job 2978:
==> flow/design.v (excerpt) <==
module user_proj_mul32 
(
    input wb_clk_i,
    input wb_rst_i,
    input wbs_stb_i,
    input wbs_cyc_i,
    input wbs_we_i,
    input [3:0] wbs_sel_i,
    input [31:0] wbs_dat_i,
    input [31:0] wbs_adr_i,
    output reg wbs_ack_o,
    output reg [31:0] wbs_dat_o,
    output [2:0] irq
);
make LEC_CHECK=0 CAP_MARGIN=20 CORE_MARGIN=2 CORE_UTILIZATION=14 SLEW_MARGIN=20 finish   # period 14.2 ns
run.sh (not shown) runs the stock make flow with config.mk's settings and CLKGATE_MAP_FILE=.
Input changes introduced in job 4617 (baseline for comparison: job 2978):
- changing CORE_UTILIZATION from 14 to 40
- changing the clock period (ns, I/O delays scaled along) from 14.2 to 10.0
Notes after the runs:
- Job 4617 | status: complete | timing, DRC, antenna: pass
- Job 4617 ended up with met4 as its uppermost layer routed; job 2978 ended up with met5.
- Diff job 2978..job 4617 | iteration count of the initial detailed-routing pass | unchanged
- Taking job 2978 as the reference, in job 4617 clock network latency to the later pin of the worst-skew pair decreased by 0.02 ns relative to the old numbers; sequential share of layout area increased by 3.0 points relative to the old numbers; relative contribution of sequential cells to total power increased by 1.6 points relative to the old numbers; initial antenna violation count decreased by 3 relative to the old numbers; delay of the slowest cell on the worst path increased by 0.13 ns relative to the old numbers.
- Job 4617 has total power above what job 2978 had.
- | standard cell core area | job 4617 vs job 2978 | better |
- Diff job 2978 -> job 4617: global-route wire length before repair now sits lower, critical path depth in cells now sits higher, largest net degree at the start of global routing now sits higher.
Relative to job 4617, the following input files were edited for job 3689:
- PLACE_DENSITY_LB_ADDON newly set to 0.17
- MAX_ROUTING_LAYER newly set to met4
[summary]
- Maximum vdd drop sits higher in job 3689 than in job 4617.
- From job 4617 to job 3689, buffers plus inverters on the worst setup path did not move at all.
- As far as number of non-filler instances in the completed layout is concerned, job 4617 and job 3689 perform about the same.
- Per the comparison of job 3689 with job 4617, share of power burned in the clock network went up by 0.2 points, antenna diode instance count shows an increase of 1, time the worst path needs with I/O delays and setup grew by 0.0072 ns, timing-limited maximum frequency held steady.
- Of the two values seen for start point of the critical path, wbs_adr_i[5] was produced by job 4617 and wbs_adr_i[1] by job 3689.
- Looking at internal cell power, job 3689 sits above job 4617.
- Comparing job 4617 and job 3689, the lower final wirelength is on job 4617.
### job 3689 -> job 4824
- MAX_ROUTING_LAYER no longer set, was met4
- PLACE_DENSITY_LB_ADDON no longer set, was 0.17
- the clock period (ns, I/O delays scaled along) now 4.5, was 10.0
Notes after the runs:
- Job 4824: PASS, flow complete, no timing, DRC or antenna violations
- Diff job 4824..job 3689 | met3 track utilization from global routing | negligible
- Sort job 4824 and job 3689 by worst supply voltage drop on vdd asc -> top: job 3689
- The total wire length after detailed routing of job 4824 was inferior to that of job 3689.
- Clock power share was lower in the run labelled job 3689.
- NOTE: area growth from synthesis to final layout in job 4824 exceeds that of job 3689
- Taking job 3689 as the reference, in job 4824 number of flip-flops and latches in the synthesized netlist closely matched the old numbers; sum of internal, switching and leakage power increased by 130% relative to the old numbers; share of final layout cell area taken by clock buffers and inverters increased by 0.39 points relative to the old numbers.
- Final hold slack: job 4824 vs job 3689 — no meaningful difference

========
Setup of job 3503:
The RTL this note starts from:
==> flow/design.v <==
`default_nettype none
module spm #(parameter size = 32)(
    input wire              clk, 
    input wire              rst,
    input wire              clr,
    input wire              y,
    input wire [size-1:0]   x,
    output wire             p
);
    wire[size-1:1] pp;
    wire[size-1:0] xy;
    genvar i;
    CSADD csa0 (.clk(clk), .rst(rst), .clr(clr), .x(x[0]&y), .y(pp[1]), .sum(p));
    generate 
        for(i=1; i<size-1; i=i+1) begin
            CSADD csa (.clk(clk), .rst(rst), .clr(clr), .x(x[i]&y), .y(pp[i+1]), .sum(pp[i]));
        end 
    endgenerate
    TCMP tcmp (.clk(clk), .rst(rst), .clr(clr), .a(x[size-1]&y), .s(pp[size-1]));
endmodule
module CSADD(
    input wire  clk, 
    input wire  rst,
    input wire  clr,
    input wire  x, 
    input wire  y,
    output reg  sum
);
    reg sc;
    wire hsum1, hco1;
    assign hsum1 = y ^ sc;
    assign hco1 = y & sc;
    wire hsum2, hco2;
    assign hsum2 = x ^ hsum1;
    assign hco2 = x & hsum1;
    always @(posedge clk or posedge rst) begin
        if (rst) begin
            sum <= 1'b0;
            sc <= 1'b0;
        end
        else if (clr) begin
            sum <= 1'b0;
            sc <= 1'b0;
        end
        else begin
            sum <= hsum2;
            sc <= hco1 ^ hco2;
        end
    end
endmodule
module TCMP (
    input wire  clk, 
    input wire  rst,
    input wire  clr,
    input wire  a, 
    output reg  s
);
    reg z;
    always @(posedge clk or posedge rst) begin
        if (rst) begin
            s <= 1'b0;
            z <= 1'b0;
        end
        else if (clr) begin
            s <= 1'b0;
            z <= 1'b0;
        end
        else begin
            z <= a | z;
            s <= a ^ z;
        end
    end
endmodule
`default_nettype none
module mul32 (
    input wire          clk,
    input wire          rst,
    input wire          start,
    input wire  [31:0]  mc,
    input wire  [31:0]  mp,
    output reg  [63:0]  p,
    output wire         done
);
    wire        pw;
    reg [31:0]  Y;
    reg [7:0]   cnt, ncnt;
    reg [1:0]   state, nstate;
    localparam  IDLE=0, RUNNING=1, DONE=2;
    always @(posedge clk or posedge rst)
        if(rst)
            state  <= IDLE;
        else 
            state <= nstate;
    always @*
        case(state)
            IDLE    :   if(start) nstate = RUNNING; else nstate = IDLE;
            RUNNING :   if(cnt == 64) nstate = DONE; else nstate = RUNNING; 
            DONE    :   if(start) nstate = RUNNING; else nstate = DONE;
            default :   nstate = IDLE;
        endcase
    always @(posedge clk)
        cnt <= ncnt;
    always @*
        case(state)
            IDLE    :   ncnt = 0;
            RUNNING :   ncnt = cnt + 1;
            DONE    :   ncnt = 0;
            default :   ncnt = 0;
        endcase
    always @(posedge clk or posedge rst)
        if(rst)
            Y <= 32'b0;
        else if((start == 1'b1)) 
            Y <= mp;
        else if(state==RUNNING) 
            Y <= (Y >> 1);
    always @(posedge clk) 
        if(start)
            p <= 64'b0;
        else if(state==RUNNING)
            p <= {pw, p[63:1]};
    wire y = (state==RUNNING) ? Y[0] : 1'b0;
    spm #(.size(32)) spm32(
        .clk(clk),
        .rst(rst),
        .clr(start),
        .x(mc),
        .y(y),
        .p(pw)
    );
    assign done = (state == DONE);
endmodule
`default_nettype none
module user_proj_mul32 
(
    input wb_clk_i,
    input wb_rst_i,
    input wbs_stb_i,
    input wbs_cyc_i,
    input wbs_we_i,
    input [3:0] wbs_sel_i,
    input [31:0] wbs_dat_i,
    input [31:0] wbs_adr_i,
    output reg wbs_ack_o,
    output reg [31:0] wbs_dat_o,
    output [2:0] irq
);
    reg start;
    wire done;
    wire sys_clk;
    localparam MC_OFF = 8'h00, MP_OFF = 8'h04, P0_OFF = 8'h08, P1_OFF = 8'h0C;
    reg  [31:0]         MP, MC;
    wire [63:0]         P;
    wire                valid           = wbs_stb_i & wbs_cyc_i;
    wire                we              = wbs_we_i && valid;
    wire                re              = ~wbs_we_i && valid;
    wire [3:0]          byte_wr_en      = wbs_sel_i & {4{we}}; 
    wire                we_mp_reg       = we & (wbs_adr_i[7:0] == MP_OFF);
    wire                we_mc_reg       = we & (wbs_adr_i[7:0] == MC_OFF);
    wire                re_mp_reg       = re & (wbs_adr_i[7:0] == MP_OFF);
    wire                re_mc_reg       = re & (wbs_adr_i[7:0] == MC_OFF);
    wire                re_p0_reg       = re & (wbs_adr_i[7:0] == P0_OFF);
    wire                re_p1_reg       = re & (wbs_adr_i[7:0] == P1_OFF);
    assign sys_clk = wb_clk_i;
    always @(posedge sys_clk or posedge wb_rst_i) begin  
        if(wb_rst_i)
            MC <= 32'h0;
        else if(we_mc_reg)  
            MC <= wbs_dat_i;
    end
    always @(posedge sys_clk or posedge wb_rst_i) begin  
        if(wb_rst_i)
            MP <= 32'h0;
        else if(we_mp_reg) 
            MP <= wbs_dat_i;
    end 
    always @(posedge sys_clk or posedge wb_rst_i) begin  
        if(wb_rst_i)
            wbs_ack_o <= 0;
        else
        begin
            if ((we_mc_reg || we_mp_reg || (re_p0_reg && done) || (re_p1_reg && done)))
            begin
                wbs_ack_o <=1;
            end
            else 
                wbs_ack_o <=0; 
        end
    end
    always@(posedge sys_clk or posedge wb_rst_i) begin
        if(wb_rst_i)
            wbs_dat_o <= 32'hDEADBEEF;
        else
        begin
            if (re_p0_reg)
                wbs_dat_o <= P[31:0];
            else if (re_p1_reg)
                 wbs_dat_o <= P[63:32];
            else if (re_mp_reg)
                 wbs_dat_o <= MP;
            else if (re_mc_reg)
                 wbs_dat_o <= MC;
            else
               wbs_dat_o <= 32'hDEADBEEF; 
        end
    end
    always @(posedge sys_clk) 
        start <= (we_mp_reg && wbs_ack_o) ? 1'b1 : 1'b0;
    assign irq = 3'b000;	 
    mul32 mul (
        .clk(wb_clk_i),
        .rst(wb_rst_i),
        .start(start),
        .mc(MC),
        .mp(MP),
        .p(P),
        .done(done)
    );
endmodule
clock: 6.19 ns
lec_check: 0
cap_margin: 20
cell_pad_in_sites_global_placement: 0
core_aspect_ratio: 1.09
core_margin: 2
core_utilization: 66
cts_cluster_diameter: 35
setup_slack_margin: 0.46
slew_margin: 20
Input changes introduced in job 5098 (baseline for comparison: job 3503):
- CTS_CLUSTER_DIAMETER: 35 -> unset
- CORE_ASPECT_RATIO: 1.09 -> unset
- CORE_UTILIZATION: 66 -> 25
- CELL_PAD_IN_SITES_GLOBAL_PLACEMENT: 0 -> unset
- SETUP_SLACK_MARGIN: 0.46 -> unset
- the clock period (ns, I/O delays scaled along): 6.19 -> 4.5
==> results <==
- Comparing job 5098 against job 3503, there is no change at all in synthesis area per yosys.
- Post-CTS clock slew at the launch and capture registers of the worst setup and hold paths: job 5098 vs job 3503, no meaningful difference
- Wire length of the first global-routing pass (job 5098 vs. job 3503) increases by a few percent
- Job 5098 vs job 3503 — clock share of power dropped 5.2 points.
- Cmp job 3503 and job 5098 / total global-route track usage / higher: job 3503
Edits applied to the flow inputs when going from job 5098 to job 9076:
- putting ABC_AREA at 1 where nothing was set
- putting SETUP_SLACK_MARGIN at 0.47 where nothing was set
- swapping 25 for 72 in CORE_UTILIZATION
- putting PLACE_DENSITY at 0.41 where nothing was set
- swapping 4.5 for 2.5 in the clock period (ns, I/O delays scaled along)
Results
- Looking at chip height, job 9076 sits below job 5098.
- Job 9076 against job 5098: half-perimeter wire length after detailed placement up 20%; overall power after layout grew by about 70%.
- Post-route fraction of the period consumed by the critical path up 16 points in job 9076 wrt job 5098
- The overall routing resource usage reported for job 9076 is greater than that of job 5098 by 24 points.
- Diff job 5098 -> job 9076 | layout net count | up by more than a quarter
- Diff job 5098 -> job 9076 | net switching power | up by more than half
- Diff job 9076 and job 5098: post-synthesis to final-layout area growth lower in job 9076
- For final cell count, dividing the value from job 5098 by the value from job 9076 gives 0.947.
- Between job 9076 and job 5098, the post-placement setup slack is higher for job 5098.
- On cell internal power dissipation: job 9076 sits above job 5098.
Here is what was changed in the inputs of job 8115 compared with job 9076.
- CAP_MARGIN now 30, was 20
- CTS_CLUSTER_SIZE now 10, previously not set
- CORE_ASPECT_RATIO now 1.31, previously not set
- SETUP_SLACK_MARGIN now 0.74, was 0.47
- SLEW_MARGIN now 30, was 20
==> comparison <==
- Going from job 9076 to job 8115, via density per instance shrank by about 1.7%, hold slack rose by 0.021 ns, average footprint of a synthesized cell level, portion of the clock cycle consumed by the worst path in the final layout decreased 10 points.
Edits applied to the flow inputs when going from job 8115 to job 7236:
- a change of CAP_MARGIN from 30 to 20
- an added PLACE_DENSITY_LB_ADDON of 0.01
- a change of SLEW_MARGIN from 30 to 20
- a deleted CORE_ASPECT_RATIO that had been 1.31
- a deleted ABC_AREA that had been 1
- an added CELL_PAD_IN_SITES_GLOBAL_PLACEMENT of 0
- a change of CTS_CLUSTER_SIZE from 10 to 15
- an added CTS_CLUSTER_DIAMETER of 386
- a deleted PLACE_DENSITY that had been 0.41
- a change of SETUP_SLACK_MARGIN from 0.74 to 0.72
Notes after the runs:
Hold slack in job 7236 vs job 8115: up 0.025 ns. When the final numbers for job 8115 and job 7236 were put side by side, the global-route wire length before repair turned out to be smaller in job 7236. Delay of the slowest cell on the worst path: job 7236 vs job 8115 up 0.20 ns. On post-synthesis instance area, job 8115 loses to job 7236. [job 7236] total power fell about 10% relative to job 8115. Looking at largest combinational cell category by area, the simple AND/OR/NAND/NOR gates result is from job 8115; the multiplexers one comes from job 7236. Sort job 8115 and job 7236 by average detailed-routed wire length per instance, descending, and job 7236 comes first. Job 7236 vs job 8115: total cell area reported by yosys after synthesis down in job 7236.
Power and IR drop assume default switching activity.
